## job 6235
// top
module top (
    input clk,                   
    input mode,                  
    input song,                  
    input plus,                  
    input minus,                 
    input rst,                   
    input set,                   
    input refer,                 
    input player1,               
    input player2,               
    output reg [8:0] rope,       
    output reg [1:0] sel,        
    output reg [1:0] ledr,       
    output reg [1:0] ledg,       
    output reg [1:0] ledb,       
    output reg [3:0] ledop,      
    output reg [7:0] segdata1,   
    output reg [7:0] segdata0,   
    output reg [7:0] seg,        
    output reg [7:0] sel8,       
    output reg ledplayer1,       
    output reg ledplayer2,       
    output reg buzzer,           
    output reg round_indicator_1, 
    output reg round_indicator_2 
);
clock: 10.4 ns
lec_check: 0
cap_margin: 0
core_aspect_ratio: 1.18
core_margin: 8
core_utilization: 32
cts_cluster_size: 58
gpl_timing_driven: 0
hold_slack_margin: 0.03
min_routing_layer: met1
setup_slack_margin: -0.52
slew_margin: 20
run.sh (not shown) runs the stock make flow with config.mk's settings and CLKGATE_MAP_FILE=.
> inputs changed (job 6235 -> job 6326)
Settings: setting PLACE_DENSITY to 0.6 for the first time; removing SETUP_SLACK_MARGIN (formerly -0.52); removing CTS_CLUSTER_SIZE (formerly 58); removing CORE_ASPECT_RATIO (formerly 1.18); removing HOLD_SLACK_MARGIN (formerly 0.03); changing CORE_MARGIN from 8 to 2; changing CAP_MARGIN from 0 to 20; removing GPL_TIMING_DRIVEN (formerly 0); changing CORE_UTILIZATION from 32 to 37; removing MIN_ROUTING_LAYER (formerly met1); changing the clock period (ns, I/O delays scaled along) from 10.4 to 11.3.
--- outcome ---
Job 6326 — maximum frequency 7.6% higher, job 6235 as reference
Delta (job 6326 minus job 6235): critical path depth shrank by about 10%, global-route wire length before repair shrank by about 4.6%, number of cells in the finished layout apart from fillers shrank by about 6%, sequential share of layout area grew by 0.74 points.
Between job 6235 and job 6326, the flow reports die outline area decreasing by more than 10%.
Job 6326 vs job 6235 — count of filler cells inserted in the layout dropped by more than 10%
Delta (job 6326 minus job 6235): total routing usage reported by global routing has increased; power of the sequential group decreased about 6%; core utilization picked up an extra 5.0 points.
The following lists how job 9598 was set up differently from job 6326:
Settings: PLACE_DENSITY: 0.6 -> unset; CORE_UTILIZATION: 37 -> 58; the clock period (ns, I/O delays scaled along): 11.3 -> 5.43.
Results
- Per the comparison of job 9598 with job 6326, initial antenna violation count now smaller, proportion of power drawn by combinational gates now larger, wire length of the first global-routing pass now smaller, clock power now larger, least setup slack across all paths after layout now smaller.
- Diff job 6326 -> job 9598 | layout clock buffer count | increase of 4
- Job 6326 reports its top layer used by detailed routing as met5 while job 9598 reports met4.
- Job 6326 and job 9598 ended up with nearly the same final area.
- Job 9598 vs job 6326 — total of plain and repair buffers excluding clock buffers rose 95.
- Total power: job 9598 above job 6326
- Job 9598: end-of-flow core utilization 24 points above job 6326
- Slowest stage cell on the critical path = sky130_fd_sc_hd__dfrtp_1: job 6326; slowest stage cell on the critical path = sky130_fd_sc_hd__dfrtp_2: job 9598
- Compared with job 6326, job 9598 shows post-placement worst setup slack lower by 3.91 ns.

## amber
Starting RTL as in the previous note.
make LEC_CHECK=0 CAP_MARGIN=0 CORE_ASPECT_RATIO=1.63 CORE_MARGIN=8 CORE_UTILIZATION=32 CTS_CLUSTER_SIZE=58 GPL_TIMING_DRIVEN=0 HOLD_SLACK_MARGIN=0.03 MIN_ROUTING_LAYER=met1 SETUP_SLACK_MARGIN=-0.52 SLEW_MARGIN=20 finish   # period 5.72 ns
amber: complete, dirty (negative setup slack)
#### Input delta (xenon over amber)
# amber
export LEC_CHECK = 0
export CAP_MARGIN = 0
export CORE_ASPECT_RATIO = 1.63
export CORE_MARGIN = 8
export CORE_UTILIZATION = 32
export CTS_CLUSTER_SIZE = 58
export GPL_TIMING_DRIVEN = 0
export HOLD_SLACK_MARGIN = 0.03
export MIN_ROUTING_LAYER = met1
export SETUP_SLACK_MARGIN = -0.52
export SLEW_MARGIN = 20
create_clock -name core_clock -period 5.72 [get_ports {clk}]
# xenon
export LEC_CHECK = 0
export CAP_MARGIN = 20
export CORE_MARGIN = 2
export CORE_UTILIZATION = 59
export SLEW_MARGIN = 20
create_clock -name core_clock -period 5.09 [get_ports {clk}]
==> comparison <==
xenon: flow complete, layout not clean; failing: negative setup slack. Compared with amber, xenon shows a lower die span in x. When xenon is set beside amber, its clock period minus worst slack turns out to be 0.67 ns smaller. Changes observed in xenon relative to amber: worst stage delay on the critical path went down; number of nets in the layout did not really move. Diff amber -> xenon: sum of internal, switching and leakage power rose by about 13%, combinational share of cell area went up. Max part of the power in registers across xenon and amber: xenon. Going from amber to xenon, the non-clock buffer count was found to have gone down by 5.3%. Area of the mapped netlist delta (xenon -> amber): insignificant.
For nickel, these inputs were changed with respect to xenon:
# xenon
export LEC_CHECK = 0
export CAP_MARGIN = 20
export CORE_MARGIN = 2
export CORE_UTILIZATION = 59
export SLEW_MARGIN = 20
create_clock -name core_clock -period 5.09 [get_ports {clk}]
# nickel
export LEC_CHECK = 0
export ABC_AREA = 1
export CAP_MARGIN = 20
export CORE_MARGIN = 2
export CORE_UTILIZATION = 58
export PLACE_DENSITY_LB_ADDON = 0.07
export SETUP_SLACK_MARGIN = 0.95
export SLEW_MARGIN = 20
create_clock -name core_clock -period 10.6 [get_ports {clk}]
[summary]
Across xenon and nickel, a clean result was obtained everywhere but in xenon.
In nickel, the combinational power came out 72% below the value in xenon.
Changes observed in nickel relative to xenon: area figure in the yosys stat output now larger; total cell area at the placement stage now sits lower; part of the total power dissipated in sequential elements went down 2.4 points; post-synthesis instance area increased 630 um^2; post-route fraction of the period consumed by the critical path down 44 points.
In the flow results for nickel and xenon, the data arrival time of the worst path is smaller on xenon.
Modified inputs, lagoon compared to nickel
# nickel
export LEC_CHECK = 0
export ABC_AREA = 1
export CAP_MARGIN = 20
export CORE_MARGIN = 2
export CORE_UTILIZATION = 58
export PLACE_DENSITY_LB_ADDON = 0.07
export SETUP_SLACK_MARGIN = 0.95
export SLEW_MARGIN = 20
create_clock -name core_clock -period 10.6 [get_ports {clk}]
# lagoon
export LEC_CHECK = 0
export CAP_MARGIN = 20
export CORE_MARGIN = 2
export CORE_UTILIZATION = 40
export PLACE_DENSITY = 0.6
export SETUP_SLACK_MARGIN = -0.66
export SLEW_MARGIN = 20
create_clock -name core_clock -period 7.79 [get_ports {clk}]
==> results <==
[lagoon] layout buffer count excluding clock buffers rose 6 relative to nickel
Going from nickel to lagoon, yosys synthesis chip area decreased by about 1.3% relative to the old numbers, final critical-path required period saw an increase, worst slack after detailed placement -2.97 ns.
nickel -> lagoon: area of all placed cells without fillers flat
Run comparison: lagoon highest routed metal layer met4; nickel highest routed metal layer met5
Compared with nickel, placement density in the core of lagoon is lower.
In lagoon the proportion of synthesized area in mux cells turned out 1.3 points higher than in nickel.
In lagoon, number of antenna violations at the first check in global routing is lower than in nickel.
The worst hold-check slack number comes out higher for lagoon vs nickel.
The inputs of harbor differ from those of lagoon as listed below.
# lagoon
export LEC_CHECK = 0
export CAP_MARGIN = 20
export CORE_MARGIN = 2
export CORE_UTILIZATION = 40
export PLACE_DENSITY = 0.6
export SETUP_SLACK_MARGIN = -0.66
export SLEW_MARGIN = 20
create_clock -name core_clock -period 7.79 [get_ports {clk}]
# harbor
export LEC_CHECK = 0
export CAP_MARGIN = 20
export CORE_MARGIN = 2
export CORE_UTILIZATION = 40
export PLACE_DENSITY = 0.6
export SLEW_MARGIN = 20
create_clock -name core_clock -period 5.01 [get_ports {clk}]
Notes after the runs:
harbor: all stages done; final checks FAILED (negative setup slack). lagoon ended with every stage complete and zero timing, DRC or antenna violations. Number of fillers in the final layout in harbor is about 0.9% below lagoon. Taking lagoon as the reference point, the placer's final routability congestion estimate of harbor rises by about 1%. Post-route fraction of the period consumed by the critical path: lower on lagoon. Reported for harbor and lagoon, die area turned out identical to the last digit.
Power figures rest on the tool's default switching activity, not on a simulated workload.
